### flow/run.sh
#!/bin/bash
# the make line also repeats each setting of config.mk as NAME=value (left out here)
make -C /OpenROAD-flow-scripts/flow DESIGN_CONFIG=/design/flow/config.mk WORK_HOME=/design/flow/orfs CLKGATE_MAP_FILE= finish
### flow/config.mk
export PLATFORM = sky130hd
export DESIGN_NAME = cache
export DESIGN_NICKNAME = cache
export VERILOG_FILES = /design/flow/design.v
export SDC_FILE = /design/flow/constraint.sdc
export NUM_CORES = 4
export LEC_CHECK = 0
export CAP_MARGIN = 20
export CORE_MARGIN = 2
export CORE_UTILIZATION = 70
export CTS_CLUSTER_SIZE = 21
export HOLD_SLACK_MARGIN = 0.3
export SETUP_SLACK_MARGIN = 1.14
export SLEW_MARGIN = 20
### flow/constraint.sdc
create_clock -name core_clock -period 4.24 [get_ports {clk}]
set_input_delay 0.8480 -clock core_clock [delete_from_list [all_inputs] [get_ports {clk}]]
set_output_delay 0.8480 -clock core_clock [all_outputs]
set_load 0.01 [all_outputs]
### flow/design.v
module Ram (
    input  wire        clka,
    input  wire        ena,
    input  wire [ 3:0] wea,
    input  wire [ 2:0] addra,
    input  wire [31:0] dina,
    output reg  [31:0] douta
);
reg [31:0] mem [0:7];
integer b;
always @(posedge clka) begin
    if (ena) begin
        for (b = 0; b < 4; b = b + 1) begin
            if (wea[b])
                mem[addra][b*8 +: 8] <= dina[b*8 +: 8];
        end
        douta <= {wea[3] ? dina[31:24] : mem[addra][31:24],
                  wea[2] ? dina[23:16] : mem[addra][23:16],
                  wea[1] ? dina[15: 8] : mem[addra][15: 8],
                  wea[0] ? dina[ 7: 0] : mem[addra][ 7: 0]};
    end
end
endmodule
module tagv_ram (
    input  wire        clka,
    input  wire        resetn,
    input  wire        ena,
    input  wire        wea,
    input  wire [ 2:0] addra,
    input  wire [25:0] dina,
    output reg  [25:0] douta
);
reg [24:0] tag_mem [0:7];
reg [ 7:0] v_mem;
always @(posedge clka) begin
    if (ena & wea)
        tag_mem[addra] <= dina[25:1];
end
always @(posedge clka) begin
    if (!resetn)
        v_mem <= 8'b0;
    else if (ena & wea)
        v_mem[addra] <= dina[0];
end
always @(posedge clka) begin
    if (ena)
        douta <= wea ? dina : {tag_mem[addra], v_mem[addra]};
end
endmodule
module cache(
    input  wire         clk,
    input  wire         resetn,
    input  wire         valid,
    input  wire         op,
    input  wire [ 2: 0] index,
    input  wire [24: 0] tag,
    input  wire [ 3: 0] offset,
    input  wire [ 3: 0] wstrb,
    input  wire [31: 0] wdata,
    output wire         addr_ok,
    output wire         data_ok,
    output wire [31: 0] rdata,
    output wire         rd_req,
    output wire [ 2: 0] rd_type,
    output wire [31: 0] rd_addr,
    input  wire         rd_rdy,
    input  wire         ret_valid,
    input  wire         ret_last,
    input  wire [31: 0] ret_data,
    output wire         wr_req,
    output wire [ 2: 0] wr_type,
    output wire [31: 0] wr_addr,
    output wire [ 3: 0] wr_wstrb,
    output wire [127:0] wr_data,
    input  wire         wr_rdy
);
parameter idle = 3'b000,lookup = 3'b001,miss = 3'b010,replace = 3'b011,refill = 3'b100;
reg op_reg; 
reg [ 2:0] index_reg;
reg [24:0] tag_reg;
reg [ 3:0] offset_reg;
reg [ 3:0] wstrb_reg;
reg [31:0] wdata_reg;
reg [2:0] state_main;
wire way0_hit;
wire way1_hit;
wire cache_hit;
wire [31:0] way0_load_word;
wire [31:0] way1_load_word;
wire load_res;
wire random; 
wire replace_data;
wire replace_tag;
wire replace_v;
wire replace_d;
reg [1:0] return_num;
reg w_way_reg;
reg [2:0] w_index_reg;
reg [3:0] w_offset_reg;
reg [3:0] w_wstrb_reg;
reg [31:0] w_data_reg;
wire [24:0] way0_tag;
wire way0_v;
wire wea_tagv0;
wire [2:0] addra_tagv0;
wire [25:0] dina_tagv0;
assign wea_tagv0 = ret_valid & ret_last & ~replace_way;
assign addra_tagv0 = ({3{state_main == lookup  || state_main == idle}} & index)
                 | ({3{state_main == miss || state_main == replace || state_main == refill}} & index_reg);
assign dina_tagv0 = {tag_reg,1'b1};                 
tagv_ram tagv_ram_way0 (
  .clka(clk),     
  .resetn(resetn),
  .ena(1'b1),       
  .wea(wea_tagv0),       
  .addra(addra_tagv0),   
  .dina(dina_tagv0),     
  .douta({way0_tag,way0_v})   
);
reg [7:0] way0_d_reg;
wire way0_d;
assign way0_d = way0_d_reg[index_reg];
always@(posedge clk)begin
    if(!resetn)
        way0_d_reg <= 8'b0;
    else if(wr_state & ~w_way_reg)
        way0_d_reg[w_index_reg] <= 1'b1;
    else if(state_main == refill & ret_valid & ret_last &~replace_way)
        way0_d_reg[index_reg] <= op_reg;    
end
wire [127:0] way0_data;
wire [2:0] addra_way0_bank0;
wire [3:0] wea_way0_bank0;
wire [31:0] dina_way0_bank0;
wire [2:0] addra_way0_bank1;
wire [3:0] wea_way0_bank1;
wire [31:0] dina_way0_bank1;
wire [2:0] addra_way0_bank3;
wire [3:0] wea_way0_bank3;
wire [31:0] dina_way0_bank3;
wire [2:0] addra_way0_bank2;
wire [3:0] wea_way0_bank2;
wire [31:0] dina_way0_bank2;
assign addra_way0_bank0 = (wr_state & ~w_offset_reg[3]&~w_offset_reg[2]) ? w_index_reg : 
                        addr_ok ? index : index_reg ;
assign wea_way0_bank0 = ({4{wr_state & ~w_offset_reg[3]&~w_offset_reg[2] & ~w_way_reg}} & w_wstrb_reg ) 
                     |({4{state_main == refill & (return_num == 2'd0) & ret_valid & ~replace_way}}); 
assign dina_way0_bank0 = ({32{wr_state}} & w_data_reg)  
                      | ({32{state_main == refill}})& (
                       ~offset_reg[3]&~offset_reg[2] & op_reg ? {
                                        wstrb_reg[3] ? wdata_reg[31:24] : ret_data[31:24],
                                        wstrb_reg[2] ? wdata_reg[23:16] : ret_data[23:16],
                                        wstrb_reg[1] ? wdata_reg[15: 8] : ret_data[15: 8],
                                        wstrb_reg[0] ? wdata_reg[ 7: 0] : ret_data[ 7: 0]
                                    } : ret_data);
Ram bank0_ram_way0 (  
  .clka(clk),     
  .ena(1'b1),       
  .wea(wea_way0_bank0),       
  .addra(addra_way0_bank0),   
  .dina(dina_way0_bank0),     
  .douta(way0_data[31:0])   
);
assign addra_way0_bank1 = (wr_state & ~w_offset_reg[3]&w_offset_reg[2]) ? w_index_reg : 
                        addr_ok ? index : index_reg ;
assign wea_way0_bank1 = ({4{wr_state & ~w_offset_reg[3]&w_offset_reg[2] & ~w_way_reg}} & w_wstrb_reg ) 
                     |({4{state_main == refill & (return_num == 2'd1) & ret_valid & ~replace_way}}); 
assign dina_way0_bank1 = ({32{wr_state}} & w_data_reg)  
                      | ({32{state_main == refill}})& (
                       ~offset_reg[3]& offset_reg[2] & op_reg ? {
                                        wstrb_reg[3] ? wdata_reg[31:24] : ret_data[31:24],
                                        wstrb_reg[2] ? wdata_reg[23:16] : ret_data[23:16],
                                        wstrb_reg[1] ? wdata_reg[15: 8] : ret_data[15: 8],
                                        wstrb_reg[0] ? wdata_reg[ 7: 0] : ret_data[ 7: 0]
                                    } : ret_data);
Ram bank1_ram_way0 (
  .clka(clk),     
  .ena(1'b1),       
  .wea(wea_way0_bank1),       
  .addra(addra_way0_bank1),   
  .dina(dina_way0_bank1),     
  .douta(way0_data[63:32])   
);
assign addra_way0_bank2 = (wr_state & w_offset_reg[3]&~w_offset_reg[2]) ? w_index_reg : 
                        addr_ok ? index : index_reg ;
assign wea_way0_bank2 = ({4{wr_state & w_offset_reg[3]&~w_offset_reg[2] & ~w_way_reg}} & w_wstrb_reg ) 
                     |({4{state_main == refill & (return_num == 2'd2) & ret_valid & ~replace_way}}); 
assign dina_way0_bank2 = ({32{wr_state}} & w_data_reg)  
                      | ({32{state_main == refill}})& (
                       offset_reg[3]&~offset_reg[2] & op_reg ? {
                                        wstrb_reg[3] ? wdata_reg[31:24] : ret_data[31:24],
                                        wstrb_reg[2] ? wdata_reg[23:16] : ret_data[23:16],
                                        wstrb_reg[1] ? wdata_reg[15: 8] : ret_data[15: 8],
                                        wstrb_reg[0] ? wdata_reg[ 7: 0] : ret_data[ 7: 0]
                                    } : ret_data);
Ram bank2_ram_way0 (
  .clka(clk),     
  .ena(1'b1),       
  .wea(wea_way0_bank2),       
  .addra(addra_way0_bank2),   
  .dina(dina_way0_bank2),     
  .douta(way0_data[95:64])   
);
assign addra_way0_bank3 = (wr_state & w_offset_reg[3]&w_offset_reg[2]) ? w_index_reg : 
                        addr_ok ? index : index_reg ;
assign wea_way0_bank3 = ({4{wr_state & w_offset_reg[3]&w_offset_reg[2] & ~w_way_reg}} & w_wstrb_reg ) 
                     |({4{state_main == refill & (return_num ==2'd3) & ret_valid & ~replace_way}}); 
assign dina_way0_bank3 = ({32{wr_state}} & w_data_reg)  
                      | (({32{state_main == refill}})& (
                       offset_reg[3]&offset_reg[2] & op_reg ? {
                                        wstrb_reg[3] ? wdata_reg[31:24] : ret_data[31:24],
                                        wstrb_reg[2] ? wdata_reg[23:16] : ret_data[23:16],
                                        wstrb_reg[1] ? wdata_reg[15: 8] : ret_data[15: 8],
                                        wstrb_reg[0] ? wdata_reg[ 7: 0] : ret_data[ 7: 0]
                                    } : ret_data));
Ram bank3_ram_way0 (
  .clka(clk),     
  .ena(1'b1),       
  .wea(wea_way0_bank3),       
  .addra(addra_way0_bank3),   
  .dina(dina_way0_bank3),     
  .douta(way0_data[127:96])   
);
wire [24:0] way1_tag;
wire way1_v;
wire wea_tagv1;
wire [2:0] addra_tagv1;
wire [25:0] dina_tagv1;
assign wea_tagv1 = ret_valid & ret_last & replace_way;
assign addra_tagv1 = ({3{state_main == lookup  || state_main == idle}} & index)
                 | ({3{state_main == miss || state_main == replace || state_main == refill}} & index_reg);
assign dina_tagv1 = {tag_reg,1'b1};                 
tagv_ram tagv_ram_way1 (
  .clka(clk),     
  .resetn(resetn),
  .ena(1'b1),       
  .wea(wea_tagv1),       
  .addra(addra_tagv1),   
  .dina(dina_tagv1),     
  .douta({way1_tag,way1_v})   
);
reg [7:0] way1_d_reg;
wire way1_d;
assign way1_d = way1_d_reg[index_reg];
always@(posedge clk)begin
    if(!resetn)
        way1_d_reg <= 8'b0;
    else if(wr_state & w_way_reg)
        way1_d_reg[w_index_reg] <= 1'b1;
    else if(state_main == refill & ret_valid & ret_last & replace_way)
        way1_d_reg[index_reg] <= op_reg;    
end
wire [127:0] way1_data;
wire [2:0] addra_way1_bank0;
wire [3:0] wea_way1_bank0;
wire [31:0] dina_way1_bank0;
wire [2:0] addra_way1_bank1;
wire [3:0] wea_way1_bank1;
wire [31:0] dina_way1_bank1;
wire [2:0] addra_way1_bank3;
wire [3:0] wea_way1_bank3;
wire [31:0] dina_way1_bank3;
wire [2:0] addra_way1_bank2;
wire [3:0] wea_way1_bank2;
wire [31:0] dina_way1_bank2;
assign addra_way1_bank0 = (wr_state & ~w_offset_reg[3]&~w_offset_reg[2]) ? w_index_reg : 
                        addr_ok ? index : index_reg ;
assign wea_way1_bank0 = ({4{wr_state & ~w_offset_reg[3]&~w_offset_reg[2] & w_way_reg}} & w_wstrb_reg ) 
                     |({4{state_main == refill & (return_num == 2'd0) & ret_valid & replace_way}}); 
assign dina_way1_bank0 = ({32{wr_state}} & w_data_reg)  
                      | ({32{state_main == refill}})& (
                       ~offset_reg[3]&~offset_reg[2] & op_reg ? {
                                        wstrb_reg[3] ? wdata_reg[31:24] : ret_data[31:24],
                                        wstrb_reg[2] ? wdata_reg[23:16] : ret_data[23:16],
                                        wstrb_reg[1] ? wdata_reg[15: 8] : ret_data[15: 8],
                                        wstrb_reg[0] ? wdata_reg[ 7: 0] : ret_data[ 7: 0]
                                    } : ret_data);
Ram bank0_ram_way1 (  
  .clka(clk),     
  .ena(1'b1),       
  .wea(wea_way1_bank0),       
  .addra(addra_way1_bank0),   
  .dina(dina_way1_bank0),     
  .douta(way1_data[31:0])   
);
assign addra_way1_bank1 = (wr_state & ~w_offset_reg[3]&w_offset_reg[2]) ? w_index_reg : 
                        addr_ok ? index : index_reg ;
assign wea_way1_bank1 = ({4{wr_state & ~w_offset_reg[3]&w_offset_reg[2] & w_way_reg}} & w_wstrb_reg ) 
                     |({4{state_main == refill & (return_num == 2'd1) & ret_valid & replace_way}}); 
assign dina_way1_bank1 = ({32{wr_state}} & w_data_reg)  
                      | ({32{state_main == refill}})& (
                       ~offset_reg[3]&offset_reg[2] & op_reg ? {
                                        wstrb_reg[3] ? wdata_reg[31:24] : ret_data[31:24],
                                        wstrb_reg[2] ? wdata_reg[23:16] : ret_data[23:16],
                                        wstrb_reg[1] ? wdata_reg[15: 8] : ret_data[15: 8],
                                        wstrb_reg[0] ? wdata_reg[ 7: 0] : ret_data[ 7: 0]
                                    } : ret_data);
Ram bank1_ram_way1 (
  .clka(clk),     
  .ena(1'b1),       
  .wea(wea_way1_bank1),       
  .addra(addra_way1_bank1),   
  .dina(dina_way1_bank1),     
  .douta(way1_data[63:32])   
);
assign addra_way1_bank2 = (wr_state & w_offset_reg[3]&~w_offset_reg[2]) ? w_index_reg : 
                        addr_ok ? index : index_reg ;
assign wea_way1_bank2 = ({4{wr_state & w_offset_reg[3]&~w_offset_reg[2] & w_way_reg}} & w_wstrb_reg ) 
                     |({4{state_main == refill & (return_num == 2'd2) & ret_valid & replace_way}}); 
assign dina_way1_bank2 = ({32{wr_state}} & w_data_reg)  
                      | ({32{state_main == refill}})& (
                       offset_reg[3]&~offset_reg[2] & op_reg ? {
                                        wstrb_reg[3] ? wdata_reg[31:24] : ret_data[31:24],
                                        wstrb_reg[2] ? wdata_reg[23:16] : ret_data[23:16],
                                        wstrb_reg[1] ? wdata_reg[15: 8] : ret_data[15: 8],
                                        wstrb_reg[0] ? wdata_reg[ 7: 0] : ret_data[ 7: 0]
                                    } : ret_data);
Ram bank2_ram_way1 (
  .clka(clk),     
  .ena(1'b1),       
  .wea(wea_way1_bank2),       
  .addra(addra_way1_bank2),   
  .dina(dina_way1_bank2),     
  .douta(way1_data[95:64])   
);
assign addra_way1_bank3 = (wr_state & w_offset_reg[3]&w_offset_reg[2]) ? w_index_reg : 
                        addr_ok ? index : index_reg ;
assign wea_way1_bank3 = ({4{wr_state & w_offset_reg[3]&w_offset_reg[2] & w_way_reg}} & w_wstrb_reg ) 
                     |({4{state_main == refill & (return_num == 2'd3) & ret_valid & replace_way}}); 
assign dina_way1_bank3 = ({32{wr_state}} & w_data_reg)  
                      | ({32{state_main == refill}})& (
                       (offset_reg[3]&offset_reg[2] & op_reg) ? {
                                        wstrb_reg[3] ? wdata_reg[31:24] : ret_data[31:24],
                                        wstrb_reg[2] ? wdata_reg[23:16] : ret_data[23:16],
                                        wstrb_reg[1] ? wdata_reg[15: 8] : ret_data[15: 8],
                                        wstrb_reg[0] ? wdata_reg[ 7: 0] : ret_data[ 7: 0]
                                    } : ret_data);
Ram bank3_ram_way1 (
  .clka(clk),     
  .ena(1'b1),       
  .wea(wea_way1_bank3),       
  .addra(addra_way1_bank3),   
  .dina(dina_way1_bank3),     
  .douta(way1_data[127:96])   
);
always@(posedge clk)begin
    if(!resetn)begin
        op_reg <= 1'b0; 
        index_reg <= 3'b0; 
        tag_reg <= 25'b0; 
        offset_reg <= 4'b0; 
        wstrb_reg <= 4'b0; 
        wdata_reg   <= 32'b0; 
    end
    else if((state_main == idle & valid & !hit_write_cf) |
            (state_main == lookup & (cache_hit & valid & (op | (!op & !hit_write_cf) ))))begin
        op_reg <= op; 
        index_reg <= index; 
        tag_reg <= tag; 
        offset_reg <= offset; 
        wstrb_reg <= wstrb; 
        wdata_reg   <= wdata;         
    end
end
assign way0_hit = way0_v && {way0_tag == tag_reg};
assign way1_hit = way1_v && {way1_tag == tag_reg};
assign cache_hit = way0_hit || way1_hit;
assign way0_load_word = way0_data[offset_reg[3:2]*32 +: 32];
assign way1_load_word = way1_data[offset_reg[3:2]*32 +: 32];
assign load_res = {32{way0_hit}} & way0_load_word
                | {32{way1_hit}} & way1_load_word
                | {32{~cache_hit}} & ret_data;
LFSR u_lfsr(
    .clk(clk),
    .reset(!resetn),
    .lfsr_bit(random)
);                
reg replace_way; 
always@(posedge clk)begin
    if(!resetn)begin
        replace_way <= 1'b0;
    end
    else if(state_main == miss & wr_rdy)begin
        replace_way <= random;
    end
end
always@(posedge clk)begin
    if(!resetn | (state_main == replace && rd_rdy))
        return_num <= 2'b0;
    else if(ret_valid)begin
        return_num <= return_num + 2'b1;
    end
end
always@(posedge clk)begin
    if(!resetn)begin
        state_main <= idle;
    end
    else if(state_main == idle)begin
        if(valid & !hit_write_cf)begin
            state_main <= lookup;       
        end
    end
    else if(state_main == lookup)begin
        if(cache_hit & (!valid | (valid & hit_write_cf)))begin
            state_main <= idle;
        end    
        else if(!cache_hit)begin
            state_main <= miss;
        end 
    end
    else if(state_main == miss)begin
        if(wr_rdy)begin
            state_main <= replace;
        end
    end
    else if(state_main == replace)begin
        if(rd_rdy)begin
            state_main <= refill;
        end
    end
    else if(state_main == refill)begin
        if(ret_valid & ret_last)begin
            state_main <= idle;
        end
    end
    else 
        state_main <= idle;
end
reg wr_state;
wire hit_write_sign;
wire hit_write_cf;
assign hit_write_sign = (state_main == lookup) & op_reg & cache_hit;
assign hit_write_cf = ( (state_main == lookup) & op_reg & (!op & valid) & ({tag,index,offset} == {tag_reg,index_reg,offset_reg}) ) 
                    | ( wr_state & (!op & valid) & (offset[3:2] == w_offset_reg[3:2]));
always@(posedge clk)begin
    if(!resetn)begin
        wr_state <= 1'b0;
        w_way_reg <= 1'b0;
        w_index_reg <= 3'b0;
        w_offset_reg <= 4'b0;
        w_wstrb_reg <= 4'b0;
        w_data_reg <= 32'b0;
    end
    else if(~wr_state)begin
        if(hit_write_sign)begin
            wr_state <= 1'b1;
            w_way_reg <= way1_hit;
            w_index_reg <= index_reg;
            w_offset_reg <= offset_reg;
            w_wstrb_reg <= wstrb_reg;
            w_data_reg <= wdata_reg; 
        end 
    end
    else if(wr_state)begin
        if(hit_write_sign)begin
            w_way_reg <= way1_hit;
            w_index_reg <= index_reg;
            w_offset_reg <= offset_reg;
            w_wstrb_reg <= wstrb_reg;
            w_data_reg <= wdata_reg; 
        end
        else begin
            wr_state <= 1'b0;
        end    
    end
    else 
        wr_state <= 1'b0;
end
assign addr_ok = ((state_main == idle) & !hit_write_cf) || 
                 (state_main == lookup & (cache_hit & valid & (op | (!op & !hit_write_cf) ))); 
assign data_ok = (state_main == lookup & (cache_hit)) ||
                 (state_main == refill && ret_valid && return_num == offset_reg[3:2]);
assign rdata = ({32{state_main == lookup & way0_hit}} & way0_load_word)
             | ({32{state_main == lookup & way1_hit}} & way1_load_word)
             | ({32{state_main == refill}} & ret_data);                  
assign rd_req = (state_main == replace);
assign rd_type = 3'b100;
assign rd_addr = {tag_reg,index_reg,4'd0};
reg wr_req_reg;
assign wr_req = wr_req_reg & 
            ((replace_way) ? (way1_d & way1_v) : (way0_d & way0_v));
assign wr_type = 3'b100;
assign wr_addr = {(replace_way ? way1_tag : way0_tag),index_reg,4'd0};
assign wr_wstrb = 4'b1111;
assign wr_data = replace_way ? way1_data : way0_data;
always@(posedge clk)begin
    if(!resetn)
        wr_req_reg <= 1'b0;
    else if(state_main == miss & wr_rdy)
        wr_req_reg <= 1'b1;
    else if(wr_rdy)
        wr_req_reg <= 1'b0;
end                 
endmodule
module LFSR (
    input wire clk,
    input wire reset,
    output reg lfsr_bit
);
    reg [7:0] lfsr;
    always @(posedge clk) begin
        if (reset) begin
            lfsr <= 8'h1;  
        end else begin
            lfsr <= {lfsr[6:0], lfsr[7] ^ lfsr[5]};  
        end
    end
    always @(posedge clk) begin
        if (reset) begin
            lfsr_bit <= 1'b0;
        end else begin
            lfsr_bit <= lfsr[0];  
        end
    end
endmodule
==> reports/qor.txt, run 1 <==
RR Endpoint -> bank1_ram_way0.mem[5][16]$_DFFE_PP_
I/O pins -> 346
Max_slew headroom -> 0.273
XOR-XNOR Cells, Area Fraction -> 0.00636
Final worst setup slack -> -1200 ps
Largest stage delay, worst path -> 460 ps
Fp util -> 0.705
Worst Setup End Kind -> output pin
Fa+ha+maj area frac -> 0.00184
Port Buffers -> 327
HP Start -> u_lfsr.lfsr[4]$_SDFF_PN0_
Top cells by count, synth -> edfxtp_1 (2448), mux2i_1 (710), mux4_2 (624), clkbuf_1 (228), nand2_1 (219)
Crit path required time -> 3390 ps
Final Skew -> 62.8 ps
Sequential power -> 28.3 mW
Worst setup path class -> reg2out
Max Root-Sink Buffers -> 4
Post-synth top area share -> 0.676
P_int -> 44.6 mW
Mapped Area -> 109000 µm²
Post-route clock period utilization -> 1.28
Minimum clock period after layout -> 5440 ps
NetSw -> 14.3 mW
Yosys synthesis warning count -> 4
Crit path cell chain -> buf_12 > buf_12 > nor2_1 > buf_12 > a22oi_1 > nand2_1 > xor2_1 > nand4_1 > nor4_4 > buf_4 > nand4_1 > buf_12 > o21ai_4 > buf_6 > buf_6
Levels on crit path -> 15
Insertion Delay late pin -> 920 ps
CTS Sinks -> 2626
Synth top cell by count -> edfxtp_1
Residual DRC -> 0
Power Density -> 440 nW/µm²
#FFs+latches synth -> 2626
TritonCTS clock tree -> yes
Post-Synthesis Cells -> 5859
Die area -> 159000 µm²
Synth-to-Final Area Change -> 23.2%
Flop pwr share -> 0.481
First-pass GRT wire length -> 505000 µm
Post-DRT Antenna Nets -> 0
Largest logic family -> multiplexers
Die X -> 398 µm
Post-synthesis mux area share -> 0.198
Tool warnings -> 44
Slowest stage cell, crit path -> dfxtp_4
Reg2Reg Depth -> 17
Synth area leaders -> edfxtp_1 (68%), mux4_2 (13%), mux2i_1 (6.5%)
Top FF cell, synth -> edfxtp_1
Number of buffers and inverters on the critical path -> 7
Power consumption -> 58.9 mW
Leakage -> 44.2 nW
Unrepaired setup endpoints after global routing -> true
Overflow after GRT -> 0
Final Max Tran Viols -> 0
Slew @ Worst Pin -> 1060 ps
P_clk -> 23.5 mW
Status -> complete, but fails checks
CP dominant cell by count -> buf_12
Detailed-router iteration count before antenna repair -> 10
H-tree Lvls -> 5
Critical Path Start Type -> flip-flop
WHS Path Cells -> 1
Max Cap Viol -> 0
Net Sw Frac -> 0.243
Final Hold Fails -> 0
Clk pwr share -> 0.399
Total CTS buffers -> 275
Die Ht -> 398 µm
Vias in the first global route -> 68.5k
Std-Cell Rows -> 144
Gate power share -> 0.121
Register area share after synthesis -> 0.709
Yosys aoi share -> 0.0343
Flip-flops with a built-in enable -> 2448
Yosys cell count -> 5859
Clock Tree Root -> clkbuf_16
CTS Hold Bufs -> 0
Core Area -> 154000 µm²
Maximum clock frequency -> 184 MHz
DR WL/cell -> 38.8 µm
Hold Path Sink -> u_lfsr.lfsr[5]$_SDFF_PN0_
Initial antenna violation count -> 13
R2R setup slack -> -1110 ps
Final setup viols -> 2261
Violated Checks -> negative setup slack
Routability cong. -> 0.988
Clk pin slew, worst setup/hold paths -> 70 ps
Fraction of registers with async set/reset -> 0
Largest net degree at the start of global routing -> 78
Worst slack, placed -> -1320 ps
Worst vdd ir -> 426 µV
Comb power -> 7.12 mW
Worst Path Arrival -> 4590 ps
Crit-path max FO -> 17
Cell Type Count -> 80
GRT Total Usage -> 0.459
Highest-power group -> registers
Top delay family on crit path -> buffers and inverters
CP endpoint -> rdata[31]
Yosys top cell by area -> edfxtp_1
Vias per inst -> 7.36
Syn Area/Cell -> 18.6 µm²
DR iter-0 viols -> 11.9k
Number of nets in the layout -> 7209
Vias -> 68.6k
Yosys Chip Area -> 109000 µm²
Synth Area in Simple Gates -> 0.0329
Routed WL -> 362000 µm
DP Wirelength -> 230000 µm
HP Class -> reg2reg
[stage by stage]
step	setup TNS [ps]	util	instances	area, µm²	hold slack [ps]
3_5_place_dp	-1976790	0.805	8796	124000	422
2_1_floorplan	0	-	5875	111000	412
6_report	-1871100	0.869	9330	134000	453
3_3_place_gp	-1817880	0.805	8793	124000	419
5_1_grt	-1861150	0.869	9323	134000	461
4_1_cts	-1398210	0.865	9304	133000	453
[timing repair]
action	in CTS	in global routing
setup buffers	37	15
gates resized	283	68
endpoints found under the setup margin	2513	2699
gates cloned	1	1
pin swaps	42	33
[area by class of cell]
class,instances,area [µm²]
Tap cell,2044,2560
Antenna cell,8,20.0
Fill cell,6193,20200
Timing Repair Buffer,1336,12900
Clock inverter,129,1160
Multi-Input combinational cell,2819,32700
Inverter,27,131
Clock buffer,341,7350
Sequential cell,2626,77100
[routing by layer]
layer  share of wire  vias up  track usage
met2            0.46     6373        0.695
met1            0.31    34442        0.581
met5         0.00038        -            0
met4           0.081       18        0.282
met3            0.15     1505        0.154
li1                -    26309            -
==> run 2, diff against run 1 <==
CAP_MARGIN = 35   (was 20)
CORE_UTILIZATION = 72   (was 70)
CTS_CLUSTER_SIZE = not set   (was 21)
HOLD_SLACK_MARGIN = not set   (was 0.3)
PLACE_DENSITY = 0.64   (was not set)
SETUP_SLACK_MARGIN = not set   (was 1.14)
clock period = 6.2 ns   (was 4.24 ns; I/O delays follow)
==> run 2 against run 1 <==
  * The layout still fails its checks (negative setup slack)
  * Hold slack got worse by 7.1 ps
  * Via count fell by 1.2%
  * Global-route usage rose by 0.66 points
  * First-iteration DRC count rose by 5.5%
  * Combinational power fell by 43%
  * Clock-buffer cell count rose by 20
  * Non-clock buffer count fell by 376
  * Critical path type unchanged
==> reports/qor.txt, run 2 <==
Largest logic family -> multiplexers
Max_slew headroom -> 0.285
DR WL/cell -> 40.1 µm
Number of nets in the layout -> 6833
Vias -> 67.8k
Synth top cell by count -> edfxtp_1
Post-DRT Antenna Nets -> 0
Std-Cell Rows -> 142
Crit-path max FO -> 17
Final worst setup slack -> -122 ps
Final Max Tran Viols -> 0
Worst Path Arrival -> 5080 ps
Detailed-router iteration count before antenna repair -> 12
Synth area leaders -> edfxtp_1 (68%), mux4_2 (13%), mux2i_1 (6.5%)
Die Ht -> 393 µm
Maximum clock frequency -> 158 MHz
Crit path cell chain -> buf_6 > buf_4 > nor2_1 > a22oi_1 > o221ai_1 > xnor2_1 > or4bb_1 > nor4_4 > nand4_1 > buf_4 > buf_6 > o21ai_0 > clkdlybuf4s50_1
Yosys Chip Area -> 109000 µm²
Tool warnings -> 43
Residual DRC -> 0
DR iter-0 viols -> 12.6k
Routed WL -> 358000 µm
I/O pins -> 346
Crit path required time -> 4960 ps
Placed instance area -> 118000 µm²
R2R setup slack -> 480 ps
Initial antenna violation count -> 22
Flop pwr share -> 0.491
Vias per inst -> 7.59
Highest-power group -> registers
Die X -> 393 µm
Total CTS buffers -> 275
Slew @ Worst Pin -> 1040 ps
CTS Sinks -> 2626
Largest net degree at the start of global routing -> 98
Placed instance count -> 8391
#FFs+latches synth -> 2626
Gate power share -> 0.103
Fraction of registers with async set/reset -> 0
Port Buffers -> 327
WHS Path Cells -> 1
Vias in the first global route -> 66.1k
P_int -> 30.1 mW
Flip-flops with a built-in enable -> 2448
CP endpoint -> rdata[28]
Reg2Reg Depth -> 16
First-pass GRT wire length -> 493000 µm
RR Endpoint -> bank0_ram_way0.mem[4][22]$_DFFE_PP_
Register area share after synthesis -> 0.709
Post-route clock period utilization -> 1.02
Final Hold Fails -> 0
H-tree Lvls -> 5
Yosys aoi share -> 0.0343
Minimum clock period after layout -> 6320 ps
Mapped Area -> 109000 µm²
Clk pin slew, worst setup/hold paths -> 60 ps
Levels on crit path -> 13
Yosys cell count -> 5859
Max Cap Viol -> 0
Largest stage delay, worst path -> 590 ps
Number of buffers and inverters on the critical path -> 5
Max Root-Sink Buffers -> 4
Final instance area -> 127000 µm²
Unrepaired setup endpoints after global routing -> true
DP Wirelength -> 224000 µm
Cell Type Count -> 80
GRT Total Usage -> 0.465
Yosys synthesis warning count -> 4
NetSw -> 9.56 mW
Slowest stage cell, crit path -> or4bb_1
Insertion Delay late pin -> 940 ps
Post-synthesis mux area share -> 0.198
Syn Area/Cell -> 18.6 µm²
XOR-XNOR Cells, Area Fraction -> 0.00636
Worst vdd ir -> 404 µV
Power Density -> 311 nW/µm²
Sequential power -> 19.5 mW
Yosys top cell by area -> edfxtp_1
Overflow after GRT -> 0
Leakage -> 41.5 nW
Core Area -> 150000 µm²
Post-synth top area share -> 0.676
Top delay family on crit path -> buffers and inverters
Worst slack, placed -> -11.6 ps
Power consumption -> 39.7 mW
HP Start -> u_lfsr.lfsr[3]$_SDFF_PN0_
Critical Path Start Type -> flip-flop
Fa+ha+maj area frac -> 0.00184
Synth-to-Final Area Change -> 17.2%
TritonCTS clock tree -> yes
Synth Area in Simple Gates -> 0.0329
Routability cong. -> 0.978
Comb power -> 4.09 mW
Hold Path Sink -> u_lfsr.lfsr[4]$_SDFF_PN0_
Fp util -> 0.725
Worst setup path class -> reg2out
P_clk -> 16.1 mW
Clk pwr share -> 0.406
Clock Tree Root -> clkbuf_16
HP Class -> reg2reg
Fill count -> 6310
Top FF cell, synth -> edfxtp_1
Net Sw Frac -> 0.241
Post-Synthesis Cells -> 5859
Non-filler cells, final -> 8933
Final Skew -> 80.7 ps
Final setup viols -> 15
Die area -> 154000 µm²
Violated Checks -> negative setup slack
Top cells by count, synth -> edfxtp_1 (2448), mux2i_1 (710), mux4_2 (624), clkbuf_1 (228), nand2_1 (219)
Status -> complete, but fails checks
Fin Hold WS -> 445 ps
Worst Setup End Kind -> output pin
-- run 2: cell type report --
cell class              count  area (µm²)  area share
flip-flops and latches   2626       77100       0.605
multi-input cells        2819       30400       0.238
repair buffers            960        8810      0.0691
clock buffers             361        7400      0.0581
well taps                2016        2520      0.0198
clock inverters           112        1110     0.00869
inverters                  27         116    0.000913
diodes                     12        30.0    0.000236
-- run 2: per-stage QoR --
step                setup TNS (ps)  utilization
global route                 -1290        0.850
finish                        -661        0.850
detailed placement           -56.9        0.788
floorplan                        0            -
global placement                 0        0.784
CTS                          -12.5        0.846
-- run 2: timing repair --
action,CTS,global route
resized,30,36
pin swaps,0,4
hold buffers,0,0
setup endpoints to repair,34,31
setup buffers,12,13
cloned,0,2
-- run 2: layer usage --
metal  vias to the layer above  part of all wire  GRT usage
met4                        10             0.074      0.264
met5                         -           0.00038     0.0102
met3                      1510              0.15      0.158
met1                     33845              0.32      0.600
met2                      6884              0.46      0.702
li1                      25564                 -          -
==> run 3, diff against run 2 <==
ABC_AREA = 0   (was not set)
CAP_MARGIN = 20   (was 35)
CELL_PAD_IN_SITES_DETAIL_PLACEMENT = 0   (was not set)
CELL_PAD_IN_SITES_GLOBAL_PLACEMENT = 0   (was not set)
CTS_CLUSTER_DIAMETER = 361   (was not set)
CTS_CLUSTER_SIZE = 24   (was not set)
GPL_TIMING_DRIVEN = 1   (was not set)
HOLD_SLACK_MARGIN = 0.17   (was not set)
MAX_ROUTING_LAYER = met5   (was not set)
MIN_ROUTING_LAYER = met1   (was not set)
PLACE_DENSITY = not set   (was 0.64)
PLACE_DENSITY_LB_ADDON = 0.0   (was not set)
SETUP_SLACK_MARGIN = 1.24   (was not set)
TNS_END_PERCENT = 100   (was not set)
clock period = 4.23 ns   (was 6.2 ns; I/O delays follow)
==> run 3 against run 2 <==
  * Still fails the layout checks on negative setup slack
  * Sequential power rose by 46%
  * Power rose by 23%
  * Clock power fell by 17%
  * Utilization rose by 1.9 points
  * Die size did not move
  * Wire length fell by 3.9%
  * Global-route usage fell by 2.6 points
  * Non-clock buffer count rose by 434
  * Largest cell class unchanged
  * Highest routed layer unchanged
==> reports/qor.txt, run 3 <==
Status -> complete, but fails checks
Violated Checks -> negative setup slack
Max Cap Viol -> 0
Fp util -> 0.725
HP Start -> u_lfsr.lfsr[2]$_SDFF_PN0_
Synth top cell by count -> edfxtp_1
P_clk -> 13.4 mW
Residual DRC -> 0
Crit path required time -> 3380 ps
Mapped Area -> 109000 µm²
Routed WL -> 344000 µm
TritonCTS clock tree -> yes
Cell Type Count -> 80
Port Buffers -> 327
XOR-XNOR Cells, Area Fraction -> 0.00636
Fill count -> 6094
Hold Path Sink -> u_lfsr.lfsr[3]$_SDFF_PN0_
Post-synth top area share -> 0.676
GRT Total Usage -> 0.439
Insertion Delay late pin -> 830 ps
Number of buffers and inverters on the critical path -> 6
Comb power -> 7.18 mW
CTS Sinks -> 2626
Net Sw Frac -> 0.250
Reg2Reg Depth -> 18
Maximum clock frequency -> 185 MHz
Crit-path max FO -> 6
Vias in the first global route -> 65.2k
Fa+ha+maj area frac -> 0.00184
Synth area leaders -> edfxtp_1 (68%), mux4_2 (13%), mux2i_1 (6.5%)
Initial antenna violation count -> 23
Clk pwr share -> 0.274
Largest stage delay, worst path -> 540 ps
R2R setup slack -> -910 ps
Die Ht -> 393 µm
Flip-flops with a built-in enable -> 2448
Routability cong. -> 0.967
Final Skew -> 52.0 ps
Final worst setup slack -> -1170 ps
Die area -> 154000 µm²
Yosys cell count -> 5859
Core Area -> 150000 µm²
Yosys top cell by area -> edfxtp_1
#FFs+latches synth -> 2626
Levels on crit path -> 13
WHS Path Cells -> 1
Detailed-router iteration count before antenna repair -> 10
Highest-power group -> registers
Register area share after synthesis -> 0.709
Yosys aoi share -> 0.0343
Final instance area -> 130000 µm²
Worst setup path class -> reg2out
Gate power share -> 0.147
DP Wirelength -> 232000 µm
Setup TNS Final -> -1522400 ps
HP Class -> reg2reg
Crit path cell chain -> buf_12 > mux4_2 > mux2i_2 > buf_4 > xnor2_2 > or4_4 > nor4b_4 > nand4_1 > buf_6 > buf_12 > buf_16 > o21ai_4 > buf_6
H-tree Lvls -> 3
Power Density -> 375 nW/µm²
Slowest stage cell, crit path -> mux4_2
Largest logic family -> multiplexers
I/O pins -> 346
Critical Path Start Type -> flip-flop
Tool warnings -> 42
Worst Setup End Kind -> output pin
RR Endpoint -> bank1_ram_way1.mem[6][2]$_DFFE_PP_
Minimum clock period after layout -> 5400 ps
Final Hold Fails -> 0
Yosys Chip Area -> 109000 µm²
Fraction of registers with async set/reset -> 0
Vias per inst -> 7.36
Syn Area/Cell -> 18.6 µm²
Sequential power -> 28.4 mW
Die X -> 393 µm
NetSw -> 12.3 mW
Yosys synthesis warning count -> 4
Leakage -> 42.3 nW
Synth-to-Final Area Change -> 19.9%
Total CTS buffers -> 119
Post-synthesis mux area share -> 0.198
Vias -> 67.1k
Placed instance area -> 124000 µm²
Post-DRT Antenna Nets -> 0
Max Root-Sink Buffers -> 3
P_int -> 36.7 mW
CTS Hold Bufs -> 0
Flop pwr share -> 0.579
First-pass GRT wire length -> 469000 µm
Clock Tree Root -> clkbuf_16
CP endpoint -> rdata[30]
Clk pin slew, worst setup/hold paths -> 110 ps
Top FF cell, synth -> edfxtp_1
Overflow after GRT -> 0
Worst Path Arrival -> 4550 ps
Slew @ Worst Pin -> 1250 ps
Max_slew headroom -> 0.140
DR WL/cell -> 37.7 µm
Post-Synthesis Cells -> 5859
Post-route clock period utilization -> 1.28
Top delay family on crit path -> simple AND/OR/NAND/NOR gates
Unrepaired setup endpoints after global routing -> true
Top cells by count, synth -> edfxtp_1 (2448), mux2i_1 (710), mux4_2 (624), clkbuf_1 (228), nand2_1 (219)
DR iter-0 viols -> 11.4k
Synth Area in Simple Gates -> 0.0329
Worst vdd ir -> 408 µV
Final Max Tran Viols -> 0
Number of nets in the layout -> 7111
Final setup viols -> 2259
Power consumption -> 48.9 mW
Std-Cell Rows -> 142
Largest net degree at the start of global routing -> 77
-- run 3: area by class of cell --
cell class                 instances  area, µm²  share of cell area
multi-input combinational       2819      33100               0.254
clock buffer                     219       3370              0.0259
antenna                           16       40.0            0.000307
timing repair buffer            1394      14000               0.107
sequential                      2626      77100               0.592
clock inverter                     7        103            0.000787
tap                             2016       2520              0.0193
inverter                          27        144             0.00110
-- run 3: timing repair --
item | 4_1_cts | 5_1_grt
cloned | 1 | 5
setup endpoints to repair | 3263 | 3486
resized | 341 | 175
pin swaps | 32 | 69
buffers inserted | 33 | 60
-- run 3: layer usage --
metal / track usage / share of wire
met2: 0.657 / 0.46
met1: 0.582 / 0.32
met3: 0.146 / 0.16
met5: 0.00447 / 0.00051
met4: 0.235 / 0.070
-- run 3: per-stage QoR --
stage,utilization,setup WS [ps],hold slack [ps],cells
after floorplan,-,43.1,412,5875
after global placement,0.827,-1350,420,8776
after detailed placement,0.827,-1420,426,8779
after CTS,0.858,-1120,454,9039
after global routing,0.869,-1190,475,9110
final,0.870,-1170,449,9124
==> run 4, diff against run 3 <==
ABC_AREA = not set   (was 0)
CAP_MARGIN = 10   (was 20)
CELL_PAD_IN_SITES_DETAIL_PLACEMENT = not set   (was 0)
CELL_PAD_IN_SITES_GLOBAL_PLACEMENT = not set   (was 0)
CORE_ASPECT_RATIO = 0.87   (was not set)
CORE_UTILIZATION = 70   (was 72)
CTS_CLUSTER_DIAMETER = 397   (was 361)
CTS_CLUSTER_SIZE = 25   (was 24)
GPL_TIMING_DRIVEN = not set   (was 1)
HOLD_SLACK_MARGIN = 0.27   (was 0.17)
MAX_ROUTING_LAYER = not set   (was met5)
MIN_ROUTING_LAYER = not set   (was met1)
PLACE_DENSITY_LB_ADDON = not set   (was 0.0)
SETUP_SLACK_MARGIN = 1.13   (was 1.24)
TNS_END_PERCENT = 5   (was 100)
==> run 4 against run 3 <==
  * Clock skew fell by 5.9 ps
  * Via count fell by 1.4%
  * Die size rose by 2.8%
  * The layout still fails its checks (negative setup slack)
  * Worst setup slack improved by 93 ps
  * Synthesized cell count did not move
  * Sequential share of layout area rose by 0.52 points
  * Combinational power fell by 2%
  * First-iteration DRC count rose by 1.7%
  * Non-clock buffer count fell by 42
==> reports/qor.txt, run 4 <==
Largest logic family -> multiplexers
Fp util -> 0.707
Fa+ha+maj area frac -> 0.00184
I/O pins -> 346
Post-route clock period utilization -> 1.25
Post-synthesis mux area share -> 0.198
Power Density -> 376 nW/µm²
DR WL/cell -> 37.6 µm
Crit path required time -> 3380 ps
H-tree Lvls -> 3
Hold Path Sink -> u_lfsr.lfsr[1]$_SDFF_PN0_
Fraction of registers with async set/reset -> 0
Die Ht -> 372 µm
Yosys top cell by area -> edfxtp_1
Net Sw Frac -> 0.248
Post-synth top area share -> 0.676
Reg2Reg Depth -> 18
Final worst setup slack -> -1080 ps
P_int -> 36.5 mW
Placed instance count -> 8793
Initial antenna violation count -> 28
DP Wirelength -> 232000 µm
Violated Checks -> negative setup slack
Total CTS buffers -> 115
Non-filler cells, final -> 9109
Final Skew -> 46.2 ps
HP Start -> u_lfsr.lfsr[0]$_SDFF_PN1_
XOR-XNOR Cells, Area Fraction -> 0.00636
Status -> complete, but fails checks
Vias per inst -> 7.27
Crit path cell chain -> buf_12 > buf_12 > nor2b_1 > buf_4 > buf_4 > a22oi_2 > nand2_1 > xor2_1 > nand4_1 > nor4_4 > nand4_1 > buf_6 > buf_12 > and2_4 > o21ai_4 > buf_6 > buf_6
Max_slew headroom -> 0.205
Synth-to-Final Area Change -> 18.9%
GRT Total Usage -> 0.433
Highest-power group -> registers
Overflow after GRT -> 0
Clk pin slew, worst setup/hold paths -> 100 ps
Synth top cell by count -> edfxtp_1
#FFs+latches synth -> 2626
Top delay family on crit path -> simple AND/OR/NAND/NOR gates
Max Root-Sink Buffers -> 3
Max Cap Viol -> 0
HP Class -> reg2reg
R2R setup slack -> -890 ps
Routed WL -> 343000 µm
Levels on crit path -> 17
Die X -> 427 µm
TritonCTS clock tree -> yes
P_clk -> 13.1 mW
Synth Area in Simple Gates -> 0.0329
DR iter-0 viols -> 11.6k
Maximum clock frequency -> 188 MHz
Std-Cell Rows -> 134
Top FF cell, synth -> edfxtp_1
CP endpoint -> addr_ok
Mapped Area -> 109000 µm²
Yosys Chip Area -> 109000 µm²
Clock Tree Root -> clkbuf_16
RR Endpoint -> bank3_ram_way1.mem[0][5]$_DFFE_PP_
Detailed-router iteration count before antenna repair -> 6
Routability cong. -> 0.973
WHS Path Cells -> 1
CTS Hold Bufs -> 0
Number of nets in the layout -> 7065
Worst Setup End Kind -> output pin
Yosys synthesis warning count -> 4
First-pass GRT wire length -> 476000 µm
Die area -> 159000 µm²
Minimum clock period after layout -> 5310 ps
Slowest stage cell, crit path -> nor4_4
Fin Hold WS -> 449 ps
Register area share after synthesis -> 0.709
Yosys aoi share -> 0.0343
Sequential cell area -> 77100 µm²
Leakage -> 41.9 nW
Sequential power -> 28.3 mW
Final Max Tran Viols -> 0
Comb power -> 7.07 mW
Fill count -> 6842
Largest stage delay, worst path -> 430 ps
Yosys cell count -> 5859
Post-Synthesis Cells -> 5859
Final setup viols -> 2262
Top cells by count, synth -> edfxtp_1 (2448), mux2i_1 (710), mux4_2 (624), clkbuf_1 (228), nand2_1 (219)
Critical Path Start Type -> flip-flop
Flop pwr share -> 0.584
Gate power share -> 0.146
Cell Type Count -> 80
Worst setup path class -> reg2out
Flip-flops with a built-in enable -> 2448
NetSw -> 12.1 mW
CTS Sinks -> 2626
Synth area leaders -> edfxtp_1 (68%), mux4_2 (13%), mux2i_1 (6.5%)
Tool warnings -> 51
Slew @ Worst Pin -> 1180 ps
Vias in the first global route -> 64.6k
Clk pwr share -> 0.270
Residual DRC -> 0
Final Hold Fails -> 0
Core Area -> 154000 µm²
Crit-path max FO -> 7
Logic area -> 32900 µm²
Largest net degree at the start of global routing -> 107
Worst Path Arrival -> 4460 ps
Worst vdd ir -> 478 µV
Unrepaired setup endpoints after global routing -> true
Post-DRT Antenna Nets -> 0
Number of buffers and inverters on the critical path -> 8
Vias -> 66.2k
Insertion Delay late pin -> 840 ps
Syn Area/Cell -> 18.6 µm²
Port Buffers -> 327
==> run 4: area by class of cell <==
type / instances / area share
inverter: 27 / 0.000978
clock buffer: 212 / 0.0252
tap: 2040 / 0.0197
antenna: 27 / 0.000523
multi-input combinational: 2819 / 0.255
sequential: 2626 / 0.597
clock inverter: 6 / 0.000716
timing repair buffer: 1352 / 0.101
==> run 4: metrics by stage <==
stage                     worst slack, ps  area, µm²  utilization  setup TNS [ps]  power, mW
after floorplan                      20.3     111000            -               0       32.2
after global placement              -1340     123000        0.803        -2350350       35.3
after detailed placement            -1370     123000        0.803        -2356330       35.4
after CTS                            -991     128000        0.835        -1201720       48.1
after global routing                -1060     129000        0.840        -1509880       49.3
final                               -1080     129000        0.841        -1447030       48.6
==> run 4: what timing repair did <==
item	CTS	global route
buffers inserted	42	18
endpoints found under the setup margin	2973	3004
pin swaps	62	25
cloned	6	4
resized	357	125
==> run 4: layer usage <==
metal  part of all wire  GRT usage  wire length, µm  up-vias
met1               0.33      0.589           114000    33540
met3               0.15      0.126            49700      997
li1                   -          -                -    25965
met4              0.070      0.239            23900       10
met5            0.00041    0.00455              140        -
met2               0.45      0.641           155000     5701
==> run 5, diff against run 4 <==
CAP_MARGIN = 20   (was 10)
CORE_ASPECT_RATIO = not set   (was 0.87)
CTS_CLUSTER_SIZE = 21   (was 25)
HOLD_SLACK_MARGIN = -0.09   (was 0.27)
SETUP_SLACK_MARGIN = 1.14   (was 1.13)
TNS_END_PERCENT = not set   (was 5)
clock period = 4.24 ns   (was 4.23 ns; I/O delays follow)
==> run 5 against run 4 <==
  * The layout still fails its checks (negative setup slack)
  * Worst setup slack better by 8.7 ps
  * Power increased by 4.6%
  * Non-clock buffer count is 99 higher
  * Register-to-register slack lost 60 ps
  * Final area grew 2.2%
  * Critical path type unchanged
  * Highest routed layer unchanged
==> reports/qor.txt, run 5 <==
Synth area leaders -> edfxtp_1 (68%), mux4_2 (13%), mux2i_1 (6.5%)
H-tree Lvls -> 4
Worst setup path class -> reg2out
Top FF cell, synth -> edfxtp_1
Worst vdd ir -> 580 µV
Die area -> 159000 µm²
R2R setup slack -> -950 ps
Tool warnings -> 44
HP Class -> reg2reg
Worst Path Arrival -> 4460 ps
DR WL/cell -> 38.4 µm
Fp util -> 0.705
Vias per inst -> 7.32
Core Area -> 154000 µm²
Routability cong. -> 0.988
DR iter-0 viols -> 11.6k
GRT Total Usage -> 0.431
Power Density -> 384 nW/µm²
HP Start -> u_lfsr.lfsr[3]$_SDFF_PN0_
Vias -> 67.6k
Number of buffers and inverters on the critical path -> 7
Yosys cell count -> 5859
Yosys Chip Area -> 109000 µm²
Placed instance area -> 124000 µm²
CP endpoint -> rdata[16]
Initial antenna violation count -> 13
Fa+ha+maj area frac -> 0.00184
CTS Sinks -> 2626
Yosys synthesis warning count -> 4
Max Root-Sink Buffers -> 3
P_clk -> 15.0 mW
Largest stage delay, worst path -> 520 ps
Overflow after GRT -> 0
Highest-power group -> registers
Total CTS buffers -> 143
Minimum clock period after layout -> 5310 ps
Reg2Reg Depth -> 20
Critical Path Start Type -> flip-flop
Top cells by count, synth -> edfxtp_1 (2448), mux2i_1 (710), mux4_2 (624), clkbuf_1 (228), nand2_1 (219)
Top delay family on crit path -> buffers and inverters
Gate power share -> 0.147
Post-Synthesis Cells -> 5859
DP Wirelength -> 230000 µm
Max_slew headroom -> 0.218
Clk pwr share -> 0.296
Post-synth top area share -> 0.676
Syn Area/Cell -> 18.6 µm²
Synth top cell by count -> edfxtp_1
Largest logic family -> multiplexers
Net Sw Frac -> 0.253
Routed WL -> 354000 µm
Gr busiest metal -> met2
Die X -> 398 µm
Yosys aoi share -> 0.0343
Slowest stage cell, crit path -> mux4_2
RR Endpoint -> bank1_ram_way0.mem[5][21]$_DFFE_PP_
P_int -> 37.9 mW
Met1 usage -> 0.569
Final Max Tran Viols -> 0
WHS Path Cells -> 1
Insertion Delay late pin -> 840 ps
Fraction of registers with async set/reset -> 0
Final instance area -> 132000 µm²
Die Ht -> 398 µm
Crit-path max FO -> 6
Vias in the first global route -> 64.8k
NetSw -> 12.9 mW
Synth Area in Simple Gates -> 0.0329
Clk pin slew, worst setup/hold paths -> 90 ps
Cell Type Count -> 80
#FFs+latches synth -> 2626
Yosys top cell by area -> edfxtp_1
Leakage -> 43.1 nW
Post-route clock period utilization -> 1.25
CP dominant cell by count -> buf_12
Largest net degree at the start of global routing -> 78
Flop pwr share -> 0.557
Final setup viols -> 2202
Sequential power -> 28.3 mW
Unrepaired setup endpoints after global routing -> true
Max Cap Viol -> 0
Crit path cell chain -> buf_12 > buf_12 > mux4_2 > mux2i_2 > nor2_1 > a211oi_2 > buf_4 > nand4_1 > nor4_4 > nand2_2 > buf_12 > buf_12 > buf_12 > nor2_4 > a21oi_2 > o21ai_1 > buf_2
Comb power -> 7.48 mW
Post-synthesis mux area share -> 0.198
Residual DRC -> 0
Register area share after synthesis -> 0.709
TritonCTS clock tree -> yes
Final Skew -> 41.3 ps
Detailed-router iteration count before antenna repair -> 10
Maximum clock frequency -> 188 MHz
Worst Setup End Kind -> output pin
Mapped Area -> 109000 µm²
Setup TNS Final -> -1497960 ps
Std-Cell Rows -> 144
Power consumption -> 50.8 mW
Crit path required time -> 3390 ps
Hold Path Sink -> u_lfsr.lfsr[4]$_SDFF_PN0_
Grt met2 use -> 0.658
Final worst setup slack -> -1070 ps
Post-DRT Antenna Nets -> 0
Levels on crit path -> 17
Fill count -> 6585
Violated Checks -> negative setup slack
Final Hold Fails -> 0
Clock Tree Root -> clkbuf_16
Flip-flops with a built-in enable -> 2448
Worst slack, placed -> -1320 ps
Status -> complete, but fails checks
XOR-XNOR Cells, Area Fraction -> 0.00636
I/O pins -> 346
Number of nets in the layout -> 7194
M3 GR Usage -> 0.130
Slew @ Worst Pin -> 1140 ps
Port Buffers -> 327
First-pass GRT wire length -> 475000 µm
Synth-to-Final Area Change -> 21.5%
-- run 5: timing repair --
| action | 4_1_cts | 5_1_grt |
|---|---|---|
| setup endpoints to repair | 2487 | 2612 |
| gates cloned | 2 | 15 |
| gates resized | 268 | 308 |
| pin swaps | 54 | 80 |
| hold buffers | 0 | 0 |
| setup buffers | 33 | 121 |
-- run 5: layer usage --
layer	share of wire	vias up
li1	-	26205
met1	0.32	34003
met2	0.46	6161
met3	0.15	1230
met4	0.077	10
met5	0.00019	-
-- run 5: layout make-up --
class,instances,area [µm²],area share
repair buffers,1451,14800,0.112
clock buffers,246,4010,0.0303
well taps,2044,2560,0.0194
flip-flops and latches,2626,77100,0.584
clock inverters,14,268,0.00203
multi-input cells,2820,33100,0.251
repair inverters,1,8.76,0.0000663
inverters,27,174,0.00132
diodes,6,15.0,0.000114
-- run 5: through the flow --
| step | hold WS (ps) | util | std cells |
|---|---|---|---|
| finish | 448 | 0.857 | 9235 |
| global route | 462 | 0.857 | 9229 |
| detailed placement | 422 | 0.805 | 8796 |
| global placement | 419 | 0.805 | 8793 |
| CTS | 452 | 0.838 | 9091 |
| floorplan | 412 | - | 5875 |
==> run 6, diff against run 5 <==
CTS_CLUSTER_SIZE = 25   (was 21)
HOLD_SLACK_MARGIN = 0.27   (was -0.09)
SETUP_SLACK_MARGIN = 1.13   (was 1.14)
TNS_END_PERCENT = 5   (was not set)
clock period = 4.23 ns   (was 4.24 ns; I/O delays follow)
==> run 6 against run 5 <==
  * Power shrank 4.8%
  * Register-to-register slack better by 230 ps
  * Largest power group unchanged
  * Wire length is 7.6% lower
  * Sequential share of layout area up 1.8 points
  * Largest cell class unchanged
  * The layout still fails its checks (negative setup slack)
  * Final area is 3.0% lower
  * Critical endpoint is now rdata[9]
  * Critical path type unchanged
  * First-iteration DRC count down 18%
==> reports/qor.txt, run 6 <==
Flop pwr share -> 0.586
Vias -> 64.8k
Routability cong. -> 0.973
Worst vdd ir -> 479 µV
Crit path required time -> 3380 ps
Clk pin slew, worst setup/hold paths -> 100 ps
Die area -> 159000 µm²
HP Start -> u_lfsr.lfsr[4]$_SDFF_PN0_
Synth area leaders -> edfxtp_1 (68%), mux4_2 (13%), mux2i_1 (6.5%)
Critical Path Start Type -> flip-flop
Crit path cell chain -> buf_12 > buf_4 > buf_6 > mux4_2 > mux2i_2 > xnor2_1 > nor3_2 > nand4b_1 > buf_6 > nor4_4 > buf_4 > nand2_4 > buf_12 > buf_16 > nor2_4 > a21oi_2 > o21ai_1 > buf_2
CP endpoint -> rdata[9]
Largest logic family -> multiplexers
Yosys top cell by area -> edfxtp_1
Unrepaired setup endpoints after global routing -> true
I/O pins -> 346
Register area share after synthesis -> 0.709
Slowest stage cell, crit path -> mux4_2
Flip-flops with a built-in enable -> 2448
Max_slew headroom -> 0.299
Top delay family on crit path -> buffers and inverters
Clk pwr share -> 0.272
Yosys synthesis warning count -> 4
Synth-to-Final Area Change -> 17.9%
Crit-path max FO -> 8
H-tree Lvls -> 3
Number of nets in the layout -> 7064
Post-synthesis mux area share -> 0.198
Max Cap Viol -> 0
Post-Synthesis Cells -> 5859
Setup TNS Final -> -1113540 ps
Fraction of registers with async set/reset -> 0
Placed instance area -> 123000 µm²
Routed WL -> 327000 µm
Maximum clock frequency -> 191 MHz
Post-route clock period utilization -> 1.24
Post-DRT Antenna Nets -> 0
Max Root-Sink Buffers -> 3
Residual DRC -> 0
Worst slack, placed -> -1560 ps
R2R setup slack -> -720 ps
Insertion Delay late pin -> 820 ps
HP Class -> reg2reg
Detailed-router iteration count before antenna repair -> 7
TritonCTS clock tree -> yes
Largest net degree at the start of global routing -> 82
Syn Area/Cell -> 18.6 µm²
Reg2Reg Depth -> 16
NetSw -> 12.0 mW
Worst Setup End Kind -> output pin
XOR-XNOR Cells, Area Fraction -> 0.00636
Final worst setup slack -> -1010 ps
Hold Path Sink -> u_lfsr.lfsr[5]$_SDFF_PN0_
Non-filler cells, final -> 9094
Top cells by count, synth -> edfxtp_1 (2448), mux2i_1 (710), mux4_2 (624), clkbuf_1 (228), nand2_1 (219)
Vias in the first global route -> 63.7k
P_int -> 36.4 mW
Levels on crit path -> 18
Tool warnings -> 44
DR iter-0 viols -> 9515
Yosys Chip Area -> 109000 µm²
Yosys aoi share -> 0.0343
Final Hold Fails -> 0
Cell Type Count -> 80
DR WL/cell -> 36.0 µm
Leakage -> 41.6 nW
P_clk -> 13.2 mW
Die X -> 398 µm
Post-synth top area share -> 0.676
Final setup viols -> 2209
GRT Total Usage -> 0.416
Net Sw Frac -> 0.247
Sequential power -> 28.4 mW
Final Max Tran Viols -> 0
Initial antenna violation count -> 10
Minimum clock period after layout -> 5240 ps
Final instance area -> 128000 µm²
RR Endpoint -> bank1_ram_way0.mem[5][11]$_DFFE_PP_
Vias per inst -> 7.13
Highest-power group -> registers
Yosys cell count -> 5859
Slew @ Worst Pin -> 1040 ps
Power Density -> 377 nW/µm²
Mapped Area -> 109000 µm²
Status -> complete, but fails checks
Die Ht -> 398 µm
Gate power share -> 0.142
Violated Checks -> negative setup slack
First-pass GRT wire length -> 460000 µm
Placed instance count -> 8805
Std-Cell Rows -> 144
Worst setup path class -> reg2out
Comb power -> 6.87 mW
DP Wirelength -> 229000 µm
Overflow after GRT -> 0
Top FF cell, synth -> edfxtp_1
Synth top cell by count -> edfxtp_1
Clock Tree Root -> clkbuf_16
Worst Path Arrival -> 4400 ps
Core Area -> 154000 µm²
Port Buffers -> 327
Core Util, Final -> 0.832
Largest stage delay, worst path -> 520 ps
CTS Sinks -> 2626
Total CTS buffers -> 115
Fp util -> 0.705
Synth Area in Simple Gates -> 0.0329
WHS Path Cells -> 1
#FFs+latches synth -> 2626
Final Skew -> 35.7 ps
Number of buffers and inverters on the critical path -> 8
Fa+ha+maj area frac -> 0.00184
==> run 6: through the flow <==
step	total power [mW]	hold WS (ps)
6_report	48.4	425
5_1_grt	49.3	441
4_1_cts	48.1	449
3_5_place_dp	35.4	426
3_3_place_gp	35.3	420
2_1_floorplan	32.2	412
==> run 6: layer usage <==
metal  vias to the layer above  wire (µm)  part of all wire  global-route usage
li1                      25907          -                 -                   -
met1                     33141     110000              0.34               0.561
met2                      4904     150000              0.46               0.624
met3                       881      44300              0.14               0.115
met4                        10      22800             0.070               0.235
met5                         -         68           0.00021                   0
==> run 6: final cells by class <==
type	instances	area, µm²
Multi-Input combinational cell	2819	32500
Clock buffer	212	3240
Timing Repair Buffer	1351	12500
Clock inverter	8	205
Antenna cell	7	17.5
Tap cell	2044	2560
Sequential cell	2626	77100
Fill cell	7258	26000
Inverter	27	129
==> run 6: what timing repair did <==
| action | 4_1_cts | 5_1_grt |
|---|---|---|
| endpoints found under the setup margin | 2568 | 2864 |
| pin swaps | 53 | 38 |
| cloned | 1 | 0 |
| setup buffers | 35 | 26 |
| hold buffers | 0 | 0 |
| resized | 327 | 42 |
==> run 7, diff against run 6 <==
ABC_AREA = 0   (was not set)
CELL_PAD_IN_SITES_DETAIL_PLACEMENT = 0   (was not set)
CELL_PAD_IN_SITES_GLOBAL_PLACEMENT = 0   (was not set)
CORE_MARGIN = 9   (was 2)
CORE_UTILIZATION = 62   (was 70)
CTS_CLUSTER_DIAMETER = not set   (was 397)
CTS_CLUSTER_SIZE = 74   (was 25)
GPL_TIMING_DRIVEN = 0   (was not set)
HOLD_SLACK_MARGIN = 0.17   (was 0.27)
MAX_ROUTING_LAYER = met5   (was not set)
MIN_ROUTING_LAYER = met1   (was not set)
PLACE_DENSITY_LB_ADDON = 0.0   (was not set)
SETUP_SLACK_MARGIN = 0.03   (was 1.13)
TNS_END_PERCENT = 15   (was 5)
clock period = 5.36 ns   (was 4.23 ns; I/O delays follow)
==> run 7 against run 6 <==
  * The layout still fails its checks (negative setup slack)
  * Utilization decreased by 6.6 points
  * Wire length grew 12%
  * Largest power group unchanged
  * Global-route usage decreased by 3.9 points
  * Non-clock buffer count down 180
  * Power fell by 4.5%
  * Critical path type unchanged
  * Clock power grew 39%
  * Sequential power decreased by 21%
  * Area after synthesis unchanged
  * Register-to-register slack better by 450 ps
==> reports/qor.txt, run 7 <==
Fin Hold WS -> 435 ps
Largest stage delay, worst path -> 570 ps
Gr busiest metal -> met2
Final setup viols -> 971
Yosys aoi share -> 0.0343
Detailed-router iteration count before antenna repair -> 6
Cell Type Count -> 80
Final Max Tran Viols -> 0
Largest net degree at the start of global routing -> 24
WHS Path Cells -> 1
Vias -> 66.2k
Synth top cell by count -> edfxtp_1
Status -> complete, but fails checks
Yosys top cell by area -> edfxtp_1
Top delay family on crit path -> simple AND/OR/NAND/NOR gates
Final worst setup slack -> -612 ps
First-pass GRT wire length -> 501000 µm
CTS Sinks -> 2626
Crit path required time -> 4290 ps
Worst Setup End Kind -> output pin
Crit path cell chain -> buf_8 > buf_12 > mux4_2 > mux2i_4 > xnor2_4 > nor4_4 > nand4_1 > nor4_4 > nand2_4 > buf_6 > clkbuf_16 > nor2_4 > a21oi_2 > o21ai_4 > buf_6
Slew @ Worst Pin -> 1320 ps
Max Root-Sink Buffers -> 4
Core Area -> 174000 µm²
NetSw -> 11.4 mW
Max_slew headroom -> 0.114
XOR-XNOR Cells, Area Fraction -> 0.00636
I/O pins -> 346
Flip-flops with a built-in enable -> 2448
Insertion Delay late pin -> 960 ps
Yosys synthesis warning count -> 4
Fa+ha+maj area frac -> 0.00184
Post-synth top area share -> 0.676
Post-DRT Antenna Nets -> 0
Unrepaired setup endpoints after global routing -> true
Gate power share -> 0.120
Met1 usage -> 0.491
Clk pin slew, worst setup/hold paths -> 60 ps
RR Endpoint -> bank1_ram_way0.mem[7][31]$_DFFE_PP_
Top FF cell, synth -> edfxtp_1
P_clk -> 18.3 mW
DP Wirelength -> 266000 µm
Syn Area/Cell -> 18.6 µm²
M3 GR Usage -> 0.117
Setup TNS Final -> -91270 ps
Total CTS buffers -> 280
HP Start -> u_lfsr.lfsr[2]$_SDFF_PN0_
Routed WL -> 367000 µm
Core Util, Final -> 0.766
Hold Path Sink -> u_lfsr.lfsr[3]$_SDFF_PN0_
CTS Hold Bufs -> 0
Post-route clock period utilization -> 1.11
Reg2Reg Depth -> 20
Sequential power -> 22.4 mW
Worst Path Arrival -> 4900 ps
Synth Area in Simple Gates -> 0.0329
Initial antenna violation count -> 37
P_int -> 34.9 mW
Routability cong. -> 1.04
Final Skew -> 46.9 ps
Fp util -> 0.624
DR WL/cell -> 38.8 µm
Power consumption -> 46.2 mW
CP endpoint -> rdata[30]
Comb power -> 5.53 mW
TritonCTS clock tree -> yes
Die area -> 191000 µm²
Yosys Chip Area -> 109000 µm²
Synth-to-Final Area Change -> 22.7%
Clk pwr share -> 0.396
Tool warnings -> 41
Die Ht -> 437 µm
Worst setup path class -> reg2out
Port Buffers -> 325
Register area share after synthesis -> 0.709
Minimum clock period after layout -> 5970 ps
Die X -> 437 µm
Yosys cell count -> 5859
Overflow after GRT -> 0
DR iter-0 viols -> 10.2k
Largest logic family -> multiplexers
Leakage -> 42.8 nW
R2R setup slack -> -270 ps
Top cells by count, synth -> edfxtp_1 (2448), mux2i_1 (710), mux4_2 (624), clkbuf_1 (228), nand2_1 (219)
Placed instance area -> 120000 µm²
Post-Synthesis Cells -> 5859
Levels on crit path -> 15
Flop pwr share -> 0.485
Final Hold Fails -> 0
Post-synthesis mux area share -> 0.198
Maximum clock frequency -> 167 MHz
Highest-power group -> registers
Violated Checks -> negative setup slack
Number of nets in the layout -> 7049
Net Sw Frac -> 0.246
Grt met2 use -> 0.557
Fraction of registers with async set/reset -> 0
GRT Total Usage -> 0.378
Vias in the first global route -> 63.8k
Vias per inst -> 6.99
Synth area leaders -> edfxtp_1 (68%), mux4_2 (13%), mux2i_1 (6.5%)
H-tree Lvls -> 5
Clock Tree Root -> clkbuf_16
Residual DRC -> 0
Power Density -> 346 nW/µm²
Worst vdd ir -> 407 µV
Std-Cell Rows -> 153
HP Class -> reg2reg
#FFs+latches synth -> 2626
Critical Path Start Type -> flip-flop
Slowest stage cell, crit path -> nor4_4
Number of buffers and inverters on the critical path -> 5
Mapped Area -> 109000 µm²
Final instance area -> 133000 µm²
Crit-path max FO -> 7
Max Cap Viol -> 0
## run 7: what timing repair did
action / CTS / global route
pin swaps: 83 / 55
setup buffers: 94 / 69
cloned: 7 / 0
hold endpoints to repair: 0 / 0
setup endpoints to repair: 2325 / 2032
resized: 674 / 443
## run 7: layout make-up
| type | count | area [µm²] |
|---|---|---|
| clock buffers | 362 | 7510 |
| inverters | 27 | 101 |
| repair buffers | 773 | 7810 |
| diodes | 26 | 65.1 |
| flip-flops and latches | 2626 | 77100 |
| plain buffers | 398 | 2500 |
| fillers | 9763 | 40800 |
| well taps | 2325 | 2910 |
| clock inverters | 113 | 897 |
| multi-input cells | 2819 | 34500 |
## run 7: layer usage
| layer | share of wire | wire (µm) | vias to the layer above |
|---|---|---|---|
| met3 | 0.13 | 47200 | 1024 |
| met4 | 0.086 | 31400 | 8 |
| met5 | 0.00042 | 154 | - |
| li1 | - | - | 26073 |
| met1 | 0.34 | 125000 | 34139 |
| met2 | 0.44 | 163000 | 4945 |
## run 7: through the flow
step,instances,setup WS (ps)
5_1_grt,9448,-611
2_1_floorplan,5875,738
3_3_place_gp,8525,-2560
6_report,9469,-612
3_5_place_dp,8799,-2200
4_1_cts,9373,-444
Power is estimated from default activity; no workload was simulated.
